==> job 6885 <==
==> flow/design.v <==
module control_unit (
    input wire clk,
    input wire reset,
    input wire [3:0] opcode,
    input wire zero_flag,
    input wire carry_flag,
    output reg pc_inc,
    output reg pc_load,
    output reg ir_load,
    output reg acc_load,
    output reg mar_load,
    output reg mdr_load,
    output reg addr_sel,
    output reg mem_write
);
    localparam [2:0] 
        FETCH     = 3'b000,
        DECODE    = 3'b001,
        EXECUTE   = 3'b010,
        MEM_READ  = 3'b011,
        MEM_WRITE = 3'b100;
    reg [2:0] current_state, next_state;
    always @(posedge clk or posedge reset) begin
        if (reset)
            current_state <= FETCH;
        else
            current_state <= next_state;
    end
    always @(*) begin
        next_state = current_state;  
        case (current_state)
            FETCH: next_state = DECODE;
            DECODE: next_state = EXECUTE;
            EXECUTE: begin
                case (opcode)
                    4'b0001, 4'b0010, 4'b0011: next_state = MEM_READ;  
                    4'b0100: next_state = MEM_READ;   
                    4'b0101: next_state = MEM_WRITE;  
                    4'b1001: next_state = FETCH;      
                    4'b1010: next_state = FETCH;      
                    4'b1011: next_state = FETCH;      
                    default: next_state = FETCH;
                endcase
            end
            MEM_READ: next_state = FETCH;
            MEM_WRITE: next_state = FETCH;
            default: next_state = FETCH;
        endcase
    end
always @(*) begin
    pc_inc = 1'b0;
    pc_load = 1'b0;
    ir_load = 1'b0;
    acc_load = 1'b0;
    mar_load = 1'b0;
    mdr_load = 1'b0;
    addr_sel = 1'b0;
    mem_write = 1'b0;
    case (current_state)
        FETCH: begin
            pc_inc = 1'b1;
            ir_load = 1'b1;
        end
        DECODE: begin
            mar_load = 1'b1;
        end
        EXECUTE: begin
            case (opcode)
                4'b0101: begin   
                    mdr_load = 1'b1;
                end
                4'b0110: begin   
                    acc_load = 1'b1;
                end
                4'b0111: begin   
                    acc_load = 1'b1;
                end
                4'b1000: begin   
                    acc_load = 1'b1;
                end
                4'b1001: begin   
                    pc_load = 1'b1;
                end
                4'b1010: begin   
                    pc_load = zero_flag;
                end
                4'b1011: begin   
                    pc_load = carry_flag;
                end
                default: begin   
                end
            endcase
        end
        MEM_READ: begin   
            addr_sel = 1'b1;
            acc_load = 1'b1;
        end
        MEM_WRITE: begin
            addr_sel = 1'b1;
            mem_write = 1'b1;
        end
    endcase
end
endmodule
module datapath (
    input wire clk,
    input wire reset,
    input wire [7:0] data_in,
    input wire pc_inc,
    input wire pc_load,
    input wire ir_load,
    input wire acc_load,
    input wire mar_load,
    input wire mdr_load,
    input wire addr_sel,
    output reg [7:0] instruction,
    output reg [3:0] opcode,
    output reg [3:0] operand,
    output reg [7:0] alu_result,
    output reg zero_flag,
    output reg carry_flag,
    output reg [7:0] data_out,
    output reg [7:0] address
);
    reg [7:0] pc;         
    reg [7:0] acc;        
    reg [7:0] mar;        
    reg [7:0] mdr;        
    reg       carry;      
    reg [8:0] alu_temp;   
    always @(posedge clk or posedge reset) begin
        if (reset)
            instruction <= 8'b0;
        else if (ir_load)
            instruction <= data_in;
    end
    always @(*) begin
        opcode = instruction[7:4];
        operand = instruction[3:0];
    end
    always @(posedge clk or posedge reset) begin
        if (reset)
            pc <= 8'b0;
        else if (pc_load)
            pc <= {4'b0, operand};   
        else if (pc_inc)
            pc <= pc + 1;            
    end
    always @(posedge clk or posedge reset) begin
        if (reset) begin
            acc <= 8'b0;
            carry <= 1'b0;
        end else if (acc_load) begin
            acc <= alu_result;
            carry <= alu_temp[8];
        end
    end
    always @(posedge clk or posedge reset) begin
        if (reset)
            mar <= 8'b0;
        else if (mar_load)
            mar <= {4'b0, operand};  
    end
    always @(posedge clk or posedge reset) begin
        if (reset)
            mdr <= 8'b0;
        else if (mdr_load)
            mdr <= acc;  
    end
    always @(*) begin
        alu_temp = 9'b0;
        case (opcode)
            4'b0001: alu_temp = {1'b0, acc} + {1'b0, data_in};  
            4'b0010: alu_temp = {1'b0, acc} - {1'b0, data_in};  
            4'b0011: alu_temp = acc & data_in;                  
            4'b0100: alu_temp = data_in;                        
            4'b0110: alu_temp = ~{1'b0, acc};                   
            4'b0111: alu_temp = {acc, 1'b0};                    
            4'b1000: alu_temp = {1'b0, acc[7:1]};               
            default: alu_temp = {1'b0, acc};
        endcase
        alu_result = alu_temp[7:0];
        carry_flag = carry;
        zero_flag = (acc == 8'b0);
    end
    always @(*) begin
        data_out = mdr;
        address = (addr_sel) ? mar : pc;
    end
endmodule
module cpu_8bit (
    input wire clk,
    input wire reset,
    input wire [7:0] data_in,
    output wire [7:0] data_out,
    output wire [7:0] address,
    output wire mem_write
);
    wire [7:0] instruction;
    wire [3:0] opcode;
    wire [3:0] operand;
    wire [7:0] alu_result;
    wire zero_flag;
    wire carry_flag;
    wire pc_inc;
    wire pc_load;
    wire ir_load;
    wire acc_load;
    wire mar_load;
    wire mdr_load;
    wire addr_sel;
    control_unit ctrl (
        .clk(clk),
        .reset(reset),
        .opcode(opcode),
        .zero_flag(zero_flag),
        .carry_flag(carry_flag),
        .pc_inc(pc_inc),
        .pc_load(pc_load),
        .ir_load(ir_load),
        .acc_load(acc_load),
        .mar_load(mar_load),
        .mdr_load(mdr_load),
        .addr_sel(addr_sel),
        .mem_write(mem_write)
    );
    datapath dp (
        .clk(clk),
        .reset(reset),
        .data_in(data_in),
        .pc_inc(pc_inc),
        .pc_load(pc_load),
        .ir_load(ir_load),
        .acc_load(acc_load),
        .mar_load(mar_load),
        .mdr_load(mdr_load),
        .addr_sel(addr_sel),
        .instruction(instruction),
        .opcode(opcode),
        .operand(operand),
        .alu_result(alu_result),
        .zero_flag(zero_flag),
        .carry_flag(carry_flag),
        .data_out(data_out),
        .address(address)
    );
endmodule
==> flow/run.sh <==
#!/bin/bash
# the make line also repeats each setting of config.mk as NAME=value (left out here)
make -C /OpenROAD-flow-scripts/flow DESIGN_CONFIG=/design/flow/config.mk WORK_HOME=/design/flow/orfs CLKGATE_MAP_FILE= finish
==> flow/config.mk <==
export PLATFORM = sky130hd
export DESIGN_NAME = cpu_8bit
export DESIGN_NICKNAME = cpu_8bit
export VERILOG_FILES = /design/flow/design.v
export SDC_FILE = /design/flow/constraint.sdc
export NUM_CORES = 4
export LEC_CHECK = 0
export ABC_AREA = 1
export CAP_MARGIN = 20
export CORE_MARGIN = 2
export CORE_UTILIZATION = 72
export PLACE_DENSITY = 0.65
export SETUP_SLACK_MARGIN = -0.18
export SLEW_MARGIN = 20
==> flow/constraint.sdc <==
create_clock -name core_clock -period 2.14 [get_ports {clk}]
set_input_delay 0.4280 -clock core_clock [delete_from_list [all_inputs] [get_ports {clk}]]
set_output_delay 0.4280 -clock core_clock [all_outputs]
set_load 0.01 [all_outputs]
==> job 1852: changes against job 6885 <==
--- a/flow/config.mk
+++ b/flow/config.mk
@@ -7,8 +7,8 @@
 export LEC_CHECK = 0
-export ABC_AREA = 1
 export CAP_MARGIN = 20
 export CORE_MARGIN = 2
-export CORE_UTILIZATION = 72
-export PLACE_DENSITY = 0.65
-export SETUP_SLACK_MARGIN = -0.18
+export CORE_UTILIZATION = 60
+export CTS_CLUSTER_DIAMETER = 216
+export CTS_CLUSTER_SIZE = 100
 export SLEW_MARGIN = 20
+export TNS_END_PERCENT = 15
==> flow/constraint.sdc (replaced) <==
create_clock -name core_clock -period 4.0 [get_ports {clk}]
set_input_delay 0.8000 -clock core_clock [delete_from_list [all_inputs] [get_ports {clk}]]
set_output_delay 0.8000 -clock core_clock [all_outputs]
set_load 0.01 [all_outputs]
==> job 3602: changes against job 6885 <==
--- a/flow/config.mk
+++ b/flow/config.mk
@@ -8,3 +8,3 @@
 export ABC_AREA = 1
-export CAP_MARGIN = 20
+export CAP_MARGIN = 0
 export CORE_MARGIN = 2
@@ -12,3 +12,2 @@
 export PLACE_DENSITY = 0.65
-export SETUP_SLACK_MARGIN = -0.18
 export SLEW_MARGIN = 20
==> flow/constraint.sdc (replaced) <==
create_clock -name core_clock -period 2.71 [get_ports {clk}]
set_input_delay 0.5420 -clock core_clock [delete_from_list [all_inputs] [get_ports {clk}]]
set_output_delay 0.5420 -clock core_clock [all_outputs]
set_load 0.01 [all_outputs]
==> job 8084: changes against job 6885 <==
--- a/flow/config.mk
+++ b/flow/config.mk
@@ -7,8 +7,5 @@
 export LEC_CHECK = 0
-export ABC_AREA = 1
 export CAP_MARGIN = 20
 export CORE_MARGIN = 2
-export CORE_UTILIZATION = 72
-export PLACE_DENSITY = 0.65
-export SETUP_SLACK_MARGIN = -0.18
+export CORE_UTILIZATION = 40
 export SLEW_MARGIN = 20
==> flow/constraint.sdc (replaced) <==
create_clock -name core_clock -period 3.24 [get_ports {clk}]
set_input_delay 0.6480 -clock core_clock [delete_from_list [all_inputs] [get_ports {clk}]]
set_output_delay 0.6480 -clock core_clock [all_outputs]
set_load 0.01 [all_outputs]
==> results <==
                                                            job 8084                job 6885        job 1852                    job 3602
Iter 0 DRT Violations                                            302                       -             172                         345
RR Endpoint                                                 dp.carry                       -       dp.acc[1]                    dp.carry
Required time of the critical path                           2.59 ns                       -         3.20 ns                     2.90 ns
Routability-driven placement congestion ratio                  0.853                   0.986           0.856                       0.950
Status                                                finished clean  stopped before the end  finished clean  complete, but fails checks
Stage where the flow stopped                                       -                 5_1_grt               -                           -
Reasons for failing layout checks                                  -                       -               -                setup timing
Tightest Hold Check Type                                flop to flop                       -    flop to flop                flop to flop
Biggest fanout along the worst timing path                        10                       -              10                           5
Register area                                              1000 um^2                       -       1000 um^2                   1000 um^2
Footprint of the multi-input gates                         1710 um^2                       -       1710 um^2                   1600 um^2
Maximum clock skew at final layout                        0.00502 ns                       -       0.0106 ns                   0.0114 ns
Synth Instances                                                  299                     397             299                         397
Power per unit of standard cell area                     965 nW/um^2                       -     813 nW/um^2                1200 nW/um^2
Cell area after technology mapping                         2860 um^2               2770 um^2       2860 um^2                   2770 um^2
Clock group share of total power                               10.3%                       -           13.3%                        9.6%
Iteration count of the initial detailed-routing pass               4                       -               5                           9
Adder-Cell Fraction of Synth Area                              5.51%                   5.68%           5.51%                       5.68%
Power figures rest on the tool's default switching activity, not on a simulated workload.
